==> v1 <==
// fpu
module fpu #(
    parameter DATA_WIDTH = 32,
    parameter INST_WIDTH = 1
)(
    input                   i_clk,
    input                   i_rst_n,
    input  [DATA_WIDTH-1:0] i_data_a,
    input  [DATA_WIDTH-1:0] i_data_b,
    input  [INST_WIDTH-1:0] i_inst,
    input                   i_valid,
    output [DATA_WIDTH-1:0] o_data,
    output                  o_valid
);
make LEC_CHECK=0 CAP_MARGIN=15 CELL_PAD_IN_SITES_GLOBAL_PLACEMENT=3 CORE_ASPECT_RATIO=0.8 CORE_MARGIN=4 CORE_UTILIZATION=16 CTS_CLUSTER_DIAMETER=103 CTS_CLUSTER_SIZE=14 MAX_ROUTING_LAYER=met4 MIN_ROUTING_LAYER=met2 SLEW_MARGIN=20 TNS_END_PERCENT=100 finish   # period 9.9 ns
run.sh (not shown) runs the stock make flow with config.mk's settings and CLKGATE_MAP_FILE=.
==> v15 (differences from v1) <==
- CAP_MARGIN: 15 -> 20
- CELL_PAD_IN_SITES_GLOBAL_PLACEMENT: 3 -> not set
- CORE_ASPECT_RATIO: 0.8 -> not set
- CORE_MARGIN: 4 -> 3
- CORE_UTILIZATION: 16 -> 40
- CTS_CLUSTER_DIAMETER: 103 -> 285
- CTS_CLUSTER_SIZE: 14 -> not set
- MAX_ROUTING_LAYER: met4 -> not set
- MIN_ROUTING_LAYER: met2 -> not set
- TNS_END_PERCENT: 100 -> not set
==> flow/constraint.sdc (replaced) <==
create_clock -name core_clock -period 14.0 [get_ports {i_clk}]
set_input_delay 2.8000 -clock core_clock [delete_from_list [all_inputs] [get_ports {i_clk}]]
set_output_delay 2.8000 -clock core_clock [all_outputs]
set_load 0.01 [all_outputs]
==> v29 (differences from v1) <==
- CAP_MARGIN: 15 -> 20
- CELL_PAD_IN_SITES_GLOBAL_PLACEMENT: 3 -> not set
- CORE_ASPECT_RATIO: 0.8 -> not set
- CORE_MARGIN: 4 -> 2
- CORE_UTILIZATION: 16 -> 52
- CTS_CLUSTER_DIAMETER: 103 -> not set
- CTS_CLUSTER_SIZE: 14 -> 100
- MAX_ROUTING_LAYER: met4 -> not set
- MIN_ROUTING_LAYER: met2 -> not set
- TNS_END_PERCENT: 100 -> not set
==> flow/constraint.sdc (replaced) <==
create_clock -name core_clock -period 9.42 [get_ports {i_clk}]
set_input_delay 1.8840 -clock core_clock [delete_from_list [all_inputs] [get_ports {i_clk}]]
set_output_delay 1.8840 -clock core_clock [all_outputs]
set_load 0.01 [all_outputs]
==> v2 (differences from v1) <==
- CAP_MARGIN: 15 -> 20
- CELL_PAD_IN_SITES_GLOBAL_PLACEMENT: 3 -> not set
- CORE_ASPECT_RATIO: 0.8 -> not set
- CORE_MARGIN: 4 -> 2
- CORE_UTILIZATION: 16 -> 65
- CTS_CLUSTER_DIAMETER: 103 -> not set
- CTS_CLUSTER_SIZE: 14 -> 59
- MAX_ROUTING_LAYER: met4 -> not set
- MIN_ROUTING_LAYER: met2 -> not set
- TNS_END_PERCENT: 100 -> not set
==> flow/constraint.sdc (replaced) <==
create_clock -name core_clock -period 13.0 [get_ports {i_clk}]
set_input_delay 2.6000 -clock core_clock [delete_from_list [all_inputs] [get_ports {i_clk}]]
set_output_delay 2.6000 -clock core_clock [all_outputs]
set_load 0.01 [all_outputs]
==> summary of the runs <==
The highest non-clock buffer count belongs to v1, the lowest to v2.
Final cell count: v2 < v15 < v29 < v1.
v15 went through all stages and came out clean. v29 reached the layout checks and failed them: setup timing. v2 produced a layout that fails on setup timing. v1 finished with setup timing left.
Of v2 and v1, v2 has the higher worst setup slack (gap 1.9 ns).
Between v15 and v1, the lower global-route usage is in v15 (gap 1.8 points).
Die size: v2 < v29 < v15 < v1.
In clock-buffer cell count, v2 and v1 do not differ.
==> figures <==
item                                                                                     v1                       v29                        v2          v15
Outcome                                                            finished with violations  finished with violations  finished with violations  timing/DRC/antenna clean
Violated checks                                                                setup timing              setup timing              setup timing            -
Met1 layer usage reported by global route                                                0%                     59.1%                     61.7%        45.6%
Proportion of cell area occupied by multi-input gates                                 58.3%                     63.2%                     78.5%        77.4%
Fraction of the core area covered by cells at the end of the flow                     26.7%                     77.7%                     73.7%        46.0%
Gp weighted congestion                                                                 1.07                      1.13                      1.11         1.03
Post-detailed-route via-to-cell ratio                                                  6.28                      6.34                      6.87         6.10
Area overhead of the layout relative to synthesis                                     65.6%                     48.3%                     12.5%        13.7%
Chip Footprint                                                                   0.266 mm^2               0.0816 mm^2               0.0655 mm^2   0.107 mm^2
Drt first pass iters                                                                      8                        13                         9            6
Instance area at placement                                                      0.0618 mm^2               0.0562 mm^2               0.0459 mm^2  0.0467 mm^2
Buffer count from post-CTS setup fixing                                                 111                       203                         0            0
Number of non-clock buffers in the layout                                              2361                      2106                       581          628

* * *

==> inputs of garnet <==
==> flow/design.v <==
module fpu #(
    parameter DATA_WIDTH = 32,
    parameter INST_WIDTH = 1
)(
    input                   i_clk,
    input                   i_rst_n,
    input  [DATA_WIDTH-1:0] i_data_a,
    input  [DATA_WIDTH-1:0] i_data_b,
    input  [INST_WIDTH-1:0] i_inst,
    input                   i_valid,
    output [DATA_WIDTH-1:0] o_data,
    output                  o_valid
);
    reg [DATA_WIDTH-1:0] o_data_r, o_data_w; 
    reg                  o_valid_r, o_valid_w;
    wire [30:23]          i_expo_a, i_expo_b;
    wire [22:0]           i_frag_a, i_frag_b;
    reg [30:23]           i_expo_sub;
    reg [30:23]           o_expo;
    wire                  i_sign_a, i_sign_b;
    reg [46:0]            i_frag_aa, i_frag_bb;
    reg [23:0]            i_frag_a1, i_frag_b1;
    reg [46:0]            i_frag_af, i_frag_bf;
    reg [47:0]            i_frag_o, i_frag_ma, i_frag_mb;
    reg [22:0]            i_frag_oo;
    assign o_data = o_data_r;   
    assign o_valid = o_valid_r;
    assign i_expo_a = i_data_a[30:23];
    assign i_expo_b = i_data_b[30:23];
    assign i_frag_a = i_data_a[22:0];
    assign i_frag_b = i_data_b[22:0];
    assign i_sign_a = i_data_a[DATA_WIDTH-1];
    assign i_sign_b = i_data_b[DATA_WIDTH-1];
    always @(*) begin
        i_expo_sub = 8'd0;
        o_expo     = 8'd0;
        i_frag_aa  = 47'd0;
        i_frag_bb  = 47'd0;
        i_frag_a1  = 24'd0;
        i_frag_b1  = 24'd0;
        i_frag_af  = 47'd0;
        i_frag_bf  = 47'd0;
        i_frag_o   = 48'd0;
        i_frag_ma  = 48'd0;
        i_frag_mb  = 48'd0;
        i_frag_oo  = 23'd0;
        if (i_valid) begin     
            case (i_inst) 
                1'd0: begin   
                    i_frag_a1 = {1'b1, i_frag_a};
                    i_frag_b1 = {1'b1, i_frag_b};
                    if (i_expo_a > i_expo_b) begin 
                        i_expo_sub = i_expo_a - i_expo_b;
                        i_frag_bf = {i_frag_b1, 23'b0};
                        i_frag_bb = i_frag_bf >> i_expo_sub;
                        i_frag_aa = {i_frag_a1, 23'b0};
                        o_expo = i_expo_a;
                    end
                    else begin
                        i_expo_sub = i_expo_b - i_expo_a;
                        i_frag_af = {i_frag_a1, 23'b0};
                        i_frag_aa = i_frag_af >> i_expo_sub;
                        i_frag_bb = {i_frag_b1, 23'b0};
                        o_expo = i_expo_b;
                    end
                    if (i_sign_a ^ i_sign_b) begin                        
                        if (i_frag_aa > i_frag_bb) begin
                            i_frag_o = i_frag_aa - i_frag_bb;
                            o_data_w[DATA_WIDTH-1] = i_sign_a;
                        end
                        else begin
                            i_frag_o = i_frag_bb - i_frag_aa;
                            o_data_w[DATA_WIDTH-1] = i_sign_b;
                        end
                        if (i_frag_o[46] == 1) begin
                            if (i_frag_o[22] == 1)
                                o_data_w[22:0] = i_frag_o[45:23]+1;
                            else
                                o_data_w[22:0] = i_frag_o[45:23];
                            o_data_w[30:23] = o_expo;
                        end
                        else if (i_frag_o[45] == 1) begin
                            if (i_frag_o[21] == 1)
                                o_data_w[22:0] = i_frag_o[44:22]+1;
                            else
                                o_data_w[22:0] = i_frag_o[44:22];
                            o_data_w[30:23] = o_expo - 1;
                        end
                        else if (i_frag_o[44] == 1) begin
                            if (i_frag_o[20] == 1)
                                o_data_w[22:0] = i_frag_o[43:21]+1;
                            else
                                o_data_w[22:0] = i_frag_o[43:21];
                            o_data_w[30:23] = o_expo - 2;
                        end
                        else if (i_frag_o[43] == 1) begin
                            if (i_frag_o[19] == 1)
                                o_data_w[22:0] = i_frag_o[42:20]+1;
                            else
                                o_data_w[22:0] = i_frag_o[42:20];
                            o_data_w[30:23] = o_expo - 3;
                        end
                        else if (i_frag_o[42] == 1) begin
                            if (i_frag_o[18] == 1)
                                o_data_w[22:0] = i_frag_o[41:19]+1;
                            else
                                o_data_w[22:0] = i_frag_o[41:19];
                            o_data_w[30:23] = o_expo - 4;
                        end
                        else begin
                            o_data_w[22:0] = i_frag_o[39:17];
                            o_data_w[30:23] = o_expo;                               
                        end
                    end
                    else begin
                        i_frag_o = i_frag_aa + i_frag_bb;
                        if (i_frag_o[47] == 1) begin
                            if (i_frag_o[23] == 1)
                                o_data_w[22:0] = i_frag_o[46:24]+1;
                            else
                                o_data_w[22:0] = i_frag_o[46:24];
                            o_data_w[30:23] = o_expo + 1;
                        end
                        else if (i_frag_o[46] == 1) begin
                            if (i_frag_o[22] == 1)
                                o_data_w[22:0] = i_frag_o[45:23] + 1;
                            else
                                o_data_w[22:0] = i_frag_o[45:23];
                            o_data_w[30:23] = o_expo;
                        end
                        else begin
                            o_data_w[22:0] = i_frag_o[44:12];
                            o_data_w[30:23] = o_expo - 1;
                        end
                        o_data_w[DATA_WIDTH-1] = i_sign_a;
                    end
                    o_valid_w = 1;                    
                end
                1'd1: begin
                    o_expo = i_expo_a + i_expo_b - 127;
                    o_data_w[DATA_WIDTH-1] = i_sign_a ^ i_sign_b;
                    i_frag_ma[47:24] = 24'd0;
                    i_frag_ma[23] = 1;
                    i_frag_ma[22:0] = i_frag_a;
                    i_frag_mb[47:24] = 24'd0;
                    i_frag_mb[23] = 1;
                    i_frag_mb[22:0] = i_frag_b;
                    i_frag_o = i_frag_ma * i_frag_mb;
                    if (i_frag_o[22] && i_frag_o[21]) begin
                        i_frag_o[47:23] = i_frag_o[47:23] + 1;
                    end
                    else if (i_frag_o[22] && ~i_frag_o[21]) begin 
                        i_frag_o[20] = |i_frag_o[20:0]? 1 : 0;  
                        if (i_frag_o[20] == 1)
                            i_frag_o[47:23] = i_frag_o[47:23] + 1;
                        else if (i_frag_o[23] == 1)
                            i_frag_o[47:23] = i_frag_o[47:23] + 1;
                    end
                    if (i_frag_o[47] || ~i_frag_o[46]) begin
                        if (i_frag_o[47]) begin
                            i_frag_o = i_frag_o >> 1;
                            o_expo = o_expo + 1;   
                        end  
                        if (i_frag_o[22] && i_frag_o[21]) begin
                            i_frag_o[47:23] = i_frag_o[47:23] + 1;
                        end
                        else if (i_frag_o[22] && ~i_frag_o[21]) begin 
                            i_frag_o[20] = |i_frag_o[20:0]? 1 : 0;  
                            if (i_frag_o[20] == 1)
                                i_frag_o[47:23] = i_frag_o[47:23] + 1;
                            else if (i_frag_o[23] == 1)
                                i_frag_o[47:23] = i_frag_o[47:23] + 1;
                        end
                    end
                    o_data_w[22:0] = i_frag_o[45:23];
                    o_data_w[30:23] = o_expo;
                    o_valid_w = 1;    
                end
                default: begin
                    o_data_w     = 0;
                    o_valid_w    = 1;  
                end  
            endcase
        end else begin
            o_data_w     = 0; 
            o_valid_w    = 0;  
        end
    end
    always @(posedge i_clk or negedge i_rst_n) begin
        if(~i_rst_n) begin    
            o_data_r <= 0;
            o_valid_r <= 0;
        end else begin
            o_data_r <= o_data_w;
            o_valid_r <= o_valid_w;
        end
    end
endmodule
==> flow/run.sh <==
#!/bin/bash
# the make line also repeats each setting of config.mk as NAME=value (left out here)
make -C /OpenROAD-flow-scripts/flow DESIGN_CONFIG=/design/flow/config.mk WORK_HOME=/design/flow/orfs CLKGATE_MAP_FILE= finish
==> flow/config.mk <==
export PLATFORM = sky130hd
export DESIGN_NAME = fpu
export DESIGN_NICKNAME = fpu
export VERILOG_FILES = /design/flow/design.v
export SDC_FILE = /design/flow/constraint.sdc
export NUM_CORES = 4
export LEC_CHECK = 0
export CAP_MARGIN = 20
export CORE_MARGIN = 10
export CORE_UTILIZATION = 46
export CTS_CLUSTER_DIAMETER = 272
export CTS_CLUSTER_SIZE = 96
export HOLD_SLACK_MARGIN = 0.06
export MIN_ROUTING_LAYER = met1
export PLACE_DENSITY = 0.42
export SETUP_SLACK_MARGIN = -1.51
export SLEW_MARGIN = 25
export TNS_END_PERCENT = 5
==> flow/constraint.sdc <==
create_clock -name core_clock -period 21.5 [get_ports {i_clk}]
set_input_delay 4.3000 -clock core_clock [delete_from_list [all_inputs] [get_ports {i_clk}]]
set_output_delay 4.3000 -clock core_clock [all_outputs]
set_load 0.01 [all_outputs]
==> nickel (differences from garnet) <==
CORE_MARGIN = 2   (was 10)
CORE_UTILIZATION = 69   (was 46)
CTS_CLUSTER_DIAMETER = 334   (was 272)
CTS_CLUSTER_SIZE = 36   (was 96)
HOLD_SLACK_MARGIN = unset   (was 0.06)
PLACE_DENSITY = unset   (was 0.42)
PLACE_DENSITY_LB_ADDON = 0.09   (was unset)
SETUP_SLACK_MARGIN = unset   (was -1.51)
TNS_END_PERCENT = 100   (was 5)
==> flow/constraint.sdc (replaced) <==
create_clock -name core_clock -period 11.4 [get_ports {i_clk}]
set_input_delay 2.2800 -clock core_clock [delete_from_list [all_inputs] [get_ports {i_clk}]]
set_output_delay 2.2800 -clock core_clock [all_outputs]
set_load 0.01 [all_outputs]
==> flow_summary.json <==
{
  "grt_pass1_vias": 41220,
  "cts_tree": "yes",
  "outcome": "finished clean",
  "fin_util_pct": 49.03,
  "logic_gate_count": 4426,
  "fin_crit_ps": 17010,
  "critical_path_depth": 40,
  "worstPathArrival_ps": 17170,
  "vias": 42200,
  "fp_util_pct": 46.55,
  "worst_setup_path_startpoint": "i_data_b[23]",
  "grt.met3_usage_pct": 4.875,
  "insertedDiodeCount": 5
}
The numbers above come from garnet.

==> flow_summary.json <==
{
  "fp_util_pct": 69.92,
  "avgSynthCellArea_um2": 7.473,
  "grt.met2_usage_pct": 111.4,
  "coreArea_um2": 59020,
  "ys_seq_share_pct": 2.001,
  "tool.error": "[ERROR GRT-0116] Global routing finished with congestion. Check the congestion regions in the DRC Viewer.",
  "outcome": "aborted with a tool error",
  "xor_share_pct": 6.698,
  "haltStage": "global routing (5_1_grt)",
  "cts_inserted_buffers": 5,
  "synthTopCellsByCount": "720 x inv_1, 641 x nand2_1, 485 x fa_1",
  "hold_buffers": 0
}
The numbers above come from nickel.

